==> flow/design.v (excerpt) <==
module IOTDF( clk, rst, in_en, iot_in, fn_sel, busy, valid, iot_out);
input          clk;
input          rst;
input          in_en;
input  [7:0]   iot_in;
input  [2:0]   fn_sel;
output         busy;
output         valid;
output [127:0] iot_out;
localparam DES_ENCRYPT = 3'b001;
localparam DES_DECRYPT = 3'b010;
localparam CRC_GEN     = 3'b011;
localparam SORT        = 3'b100;
localparam IDLE    = 2'd0;
localparam LOAD    = 2'd1;
(* fsm_encoding = "auto" *) reg [1:0]   current_state, next_state;
reg [3:0]   load_cnt, load_cnt_next;
reg         load_sel, load_sel_next;
reg [127:0] data_buf0, data_buf0_next;
reg [127:0] data_buf1, data_buf1_next;
reg [1:0]   buffer_full, buffer_full_next;
reg         compute_sel, compute_sel_next;
reg         compute_active, compute_active_next;
reg         busy_reg, busy_reg_next;
reg [127:0] result_reg, result_reg_next;
reg         valid_reg, valid_reg_next;
reg         des_start_reg, des_start_reg_next;
reg         crc_sort_start_reg, crc_sort_start_reg_next;
reg         des_en_reg, des_en_reg_next;
reg         crc_sort_en_reg, crc_sort_en_reg_next;
(* synopsys_clock_gating = "true" *) wire enable;
function automatic [127:0] write_byte;
    input [127:0] word_in;
    input [3:0]  byte_idx;
    input [7:0]  byte_value;
    begin
        write_byte = word_in;
        case (byte_idx)
            4'd0:  write_byte[7:0]       = byte_value;
            4'd1:  write_byte[15:8]      = byte_value;
            4'd2:  write_byte[23:16]     = byte_value;
            4'd3:  write_byte[31:24]     = byte_value;
            4'd4:  write_byte[39:32]     = byte_value;
            4'd5:  write_byte[47:40]     = byte_value;
            4'd6:  write_byte[55:48]     = byte_value;
            4'd7:  write_byte[63:56]     = byte_value;
            4'd8:  write_byte[71:64]     = byte_value;
            4'd9:  write_byte[79:72]     = byte_value;
            4'd10: write_byte[87:80]     = byte_value;
            4'd11: write_byte[95:88]     = byte_value;
            4'd12: write_byte[103:96]    = byte_value;
            4'd13: write_byte[111:104]   = byte_value;
            4'd14: write_byte[119:112]   = byte_value;
  ...
Size: roughly 7000 cells after synthesis, roughly 870 flip-flops, roughly 140 I/O pins, roughly 51000 µm² of cells after synthesis.
export LEC_CHECK = 0
export ABC_AREA = 1
export CAP_MARGIN = 20
export CORE_MARGIN = 2
export CORE_UTILIZATION = 68
export CTS_CLUSTER_DIAMETER = 359
export GPL_ROUTABILITY_DRIVEN = 1
export MAX_ROUTING_LAYER = met4
export MIN_ROUTING_LAYER = met1
export SETUP_SLACK_MARGIN = 0.08
export SLEW_MARGIN = 20
export TNS_END_PERCENT = 95
create_clock -name core_clock -period 2.27 [get_ports {clk}]
run.sh (not shown) runs the stock make flow with config.mk's settings and CLKGATE_MAP_FILE=.
The first run never finished: it broke off in 5_1_grt (GRT-0232).
==> next run, changes <==
CORE_UTILIZATION = 58   (was 68)
CTS_CLUSTER_DIAMETER = not set   (was 359)
MAX_ROUTING_LAYER = met5   (was met4)
TNS_END_PERCENT = 20   (was 95)
clock period = 2.08 ns   (was 2.27 ns; I/O delays follow)
With this change the flow finished with negative setup slack left.
Synthesized area stays the same.
Synthesized cell count does not change.
Die size came out higher by about a fifth.
==> next run, changes <==
ABC_AREA = not set   (was 1)
CORE_UTILIZATION = 70   (was 58)
CTS_CLUSTER_DIAMETER = 28   (was not set)
CTS_CLUSTER_SIZE = 24   (was not set)
GPL_ROUTABILITY_DRIVEN = not set   (was 1)
MAX_ROUTING_LAYER = not set   (was met5)
MIN_ROUTING_LAYER = not set   (was met1)
SETUP_SLACK_MARGIN = 0.62   (was 0.08)
TNS_END_PERCENT = not set   (was 20)
Outcome:
- With this change the flow ended with an error in 4_1_cts
- die size is lower by 19%
- synthesized cell count is lower by 20%
- synthesized area is lower by 3.0%
==> next run, changes <==
CORE_UTILIZATION = 64   (was 70)
CTS_CLUSTER_DIAMETER = not set   (was 28)
CTS_CLUSTER_SIZE = not set   (was 24)
SETUP_SLACK_MARGIN = not set   (was 0.62)
clock period = 3.74 ns   (was 2.08 ns; I/O delays follow)
Result:
- Now the flow ran to the end with no violations
- synthesized area stays the same
- die size is higher by 9.2%
- synthesized cell count stays the same
==> next run, changes <==
CORE_UTILIZATION = 10   (was 64)
clock period = 7.94 ns   (was 3.74 ns; I/O delays follow)
Wire length is higher by about a fifth.
Utilization is lower by 61 points.
Cell count is higher by well over a third.
Die size is higher to 6.3 times its value.
Non-clock buffer count is lower by 147.

---

IOTDF again, from the RTL that the note above started with.
==> flow/config.mk <==
export PLATFORM = sky130hd
export DESIGN_NAME = IOTDF
export DESIGN_NICKNAME = IOTDF
export VERILOG_FILES = /design/flow/design.v
export SDC_FILE = /design/flow/constraint.sdc
export NUM_CORES = 4
export LEC_CHECK = 0
export CAP_MARGIN = 40
export CELL_PAD_IN_SITES_DETAIL_PLACEMENT = 1
export CORE_MARGIN = 2
export CORE_UTILIZATION = 52
export CTS_CLUSTER_DIAMETER = 292
export GPL_ROUTABILITY_DRIVEN = 0
export GPL_TIMING_DRIVEN = 0
export HOLD_SLACK_MARGIN = 0.09
export MAX_ROUTING_LAYER = met4
export PLACE_DENSITY_LB_ADDON = 0.26
export SLEW_MARGIN = 20
export TNS_END_PERCENT = 100
==> flow/constraint.sdc <==
create_clock -name core_clock -period 5.0 [get_ports {clk}]
set_input_delay 1.0000 -clock core_clock [delete_from_list [all_inputs] [get_ports {clk}]]
set_output_delay 1.0000 -clock core_clock [all_outputs]
set_load 0.01 [all_outputs]
The first run died in global routing (5_1_grt) (GRT-0116).
==> next run, changes <==
==> flow/config.mk (replaced) <==
export PLATFORM = sky130hd
export DESIGN_NAME = IOTDF
export DESIGN_NICKNAME = IOTDF
export VERILOG_FILES = /design/flow/design.v
export SDC_FILE = /design/flow/constraint.sdc
export NUM_CORES = 4
export LEC_CHECK = 0
export CAP_MARGIN = 25
export CELL_PAD_IN_SITES_DETAIL_PLACEMENT = 2
export CORE_ASPECT_RATIO = 1.16
export CORE_MARGIN = 5
export CORE_UTILIZATION = 45
export CTS_CLUSTER_DIAMETER = 369
export CTS_CLUSTER_SIZE = 15
export GPL_TIMING_DRIVEN = 0
export PLACE_DENSITY_LB_ADDON = 0.08
export SETUP_SLACK_MARGIN = -0.32
export SLEW_MARGIN = 40
export TNS_END_PERCENT = 95
Now the flow passed the timing, design-rule and antenna checks.
Die size increases by 20%.
Synthesized cell count is unchanged.
Synthesized area does not change.
==> next run, changes <==
==> flow/config.mk (replaced) <==
export PLATFORM = sky130hd
export DESIGN_NAME = IOTDF
export DESIGN_NICKNAME = IOTDF
export VERILOG_FILES = /design/flow/design.v
export SDC_FILE = /design/flow/constraint.sdc
export NUM_CORES = 4
export LEC_CHECK = 0
export CAP_MARGIN = 5
export CELL_PAD_IN_SITES_DETAIL_PLACEMENT = 1
export CORE_MARGIN = 2
export CORE_UTILIZATION = 42
export CTS_CLUSTER_DIAMETER = 292
export GPL_TIMING_DRIVEN = 0
export HOLD_SLACK_MARGIN = 0.09
export MAX_ROUTING_LAYER = met4
export PLACE_DENSITY_LB_ADDON = 0.2
export SLEW_MARGIN = 20
export TNS_END_PERCENT = 100
Power falls by about 1.8%. Flip-flop count is unchanged. Clock skew goes up by 0.014 ns. Clock power rose by about 40%. Worst setup slack improves by 0.35 ns. Wire length went down by about 22%. Die area went up by 3.3%. Synthesized cell count stays the same. Register-to-register slack is better by 0.03 ns.
==> next run, changes <==
==> flow/config.mk (replaced) <==
export PLATFORM = sky130hd
export DESIGN_NAME = IOTDF
export DESIGN_NICKNAME = IOTDF
export VERILOG_FILES = /design/flow/design.v
export SDC_FILE = /design/flow/constraint.sdc
export NUM_CORES = 4
export LEC_CHECK = 0
export CAP_MARGIN = 5
export CELL_PAD_IN_SITES_DETAIL_PLACEMENT = 2
export CORE_MARGIN = 2
export CORE_UTILIZATION = 42
export CTS_CLUSTER_DIAMETER = 292
export HOLD_SLACK_MARGIN = 0.09
export SLEW_MARGIN = 20
export TNS_END_PERCENT = 10
After rerunning:
- The new run reached the layout checks and failed them: capacitance limit, slew limit
- fmax goes up by 2.4%
- via count came out higher by 12%
- cell area drops by 1.7%

---

oak:
Starting RTL as in the previous note.
Settings: LEC_CHECK=0, CAP_MARGIN=20, CORE_MARGIN=2, CORE_UTILIZATION=72, CTS_CLUSTER_DIAMETER=376, CTS_CLUSTER_SIZE=25, HOLD_SLACK_MARGIN=0.29, MAX_ROUTING_LAYER=met4, PLACE_DENSITY_LB_ADDON=0.03, SETUP_SLACK_MARGIN=-0.39, SLEW_MARGIN=20; clock period 3.93 ns.
The inputs of pine differ from those of oak as listed below.
Settings: removing SETUP_SLACK_MARGIN (formerly -0.39); removing MAX_ROUTING_LAYER (formerly met4); removing CTS_CLUSTER_SIZE (formerly 25); changing CORE_UTILIZATION from 72 to 40; removing PLACE_DENSITY_LB_ADDON (formerly 0.03); removing HOLD_SLACK_MARGIN (formerly 0.29); removing CTS_CLUSTER_DIAMETER (formerly 376); changing the clock period (ns, I/O delays scaled along) from 3.93 to 3.74.
==> comparison <==
- oak was smaller in final cell area than pine.
- Static leakage power ended up 5.1% higher on pine than on oak.
- met3 layer usage reported by global route on pine is down relative to oak.
- The post-route clock period utilization reported for pine is smaller than that of oak by 2.1 points.
- pine gives more maximum clock rate than oak did.
- Comparing oak and pine, global-route wire length before repair is lower on oak.
- Comparing utilization for oak and pine, the bigger number came from oak.
- Wire length (oak / pine): 0.935
- The clock-buffer cell count in pine was higher than what oak gave.
For birch, these inputs were changed with respect to pine:
Settings: CTS_CLUSTER_DIAMETER: unset -> 393; CORE_UTILIZATION: 40 -> 72; PLACE_DENSITY: unset -> 0.42.
## What came out
The count of clock-buffer cells in the layout in pine is 1.10 times that in birch. The die used by birch is smaller than the one used by pine. Total number of cells along the worst setup path (birch over pine): decrease, 1. Relative to pine, total length of routed wires has decreased by 3.5% in birch. Per the comparison of birch with pine, final area shows a reduction of 2.0%, utilization has increased, standard cell core area went down 54000 µm². Min maximum vdd drop across birch and pine: pine.
Modified inputs, maple compared to birch
Settings: PLACE_DENSITY no longer set, was 0.42; CORE_UTILIZATION now 40, was 72; CTS_CLUSTER_DIAMETER no longer set, was 393; the clock period (ns, I/O delays scaled along) now 5.0, was 3.74.
[summary]
- The end point of the critical path comes out des_inst.r_reg[20] in one run and des_inst.r_reg[8] in the other, namely in maple and birch respectively.
- Comparing the two runs side by side, maple comes out behind birch on maximum achievable frequency.
- Summary of maple over birch: die boundary height climbed 89 µm, final worst setup slack saw an increase.
- The power of maple is lower than that of birch.
- Per the comparison of maple with birch, final instance area +about 0.55%, via count -7.0%, shortest period the worst path allows +570 ps.
- Run comparison: maple most congested layer reported by global routing met1; birch most congested layer reported by global routing met2
### maple -> cedar
Settings: putting MAX_ROUTING_LAYER at met4 where nothing was set; swapping 40 for 42 in CORE_UTILIZATION; swapping 20 for 5 in CAP_MARGIN; putting PLACE_DENSITY_LB_ADDON at 0.26 where nothing was set; putting GPL_TIMING_DRIVEN at 0 where nothing was set; putting HOLD_SLACK_MARGIN at 0.09 where nothing was set; putting CTS_CLUSTER_DIAMETER at 292 where nothing was set; putting GPL_ROUTABILITY_DRIVEN at 0 where nothing was set; putting CELL_PAD_IN_SITES_DETAIL_PLACEMENT at 1 where nothing was set; putting TNS_END_PERCENT at 100 where nothing was set.
==> comparison <==
- Taking maple as the reference, in cedar final period utilization rose 18 points, setup slack of the critical path after layout fell 920 ps, worst max-slew margin expressed relative to the limit fell 9.1 points, cell area reported after detailed placement rose about 2%, flop share of the area fell 0.88 points.
- Non-clock buffer area fraction after layout is lower on maple
- Against maple, cedar reports a worst path buffer plus inverter count that is higher.
- Measured against cedar, the non-clock buffer count of maple comes out at 0.45 times the reference value.
- cedar against maple: detailed-route wire length rose 28%, non-filler instance count after layout rose about 4%.
No activity file was given, so power comes from the tool's default toggle rates.
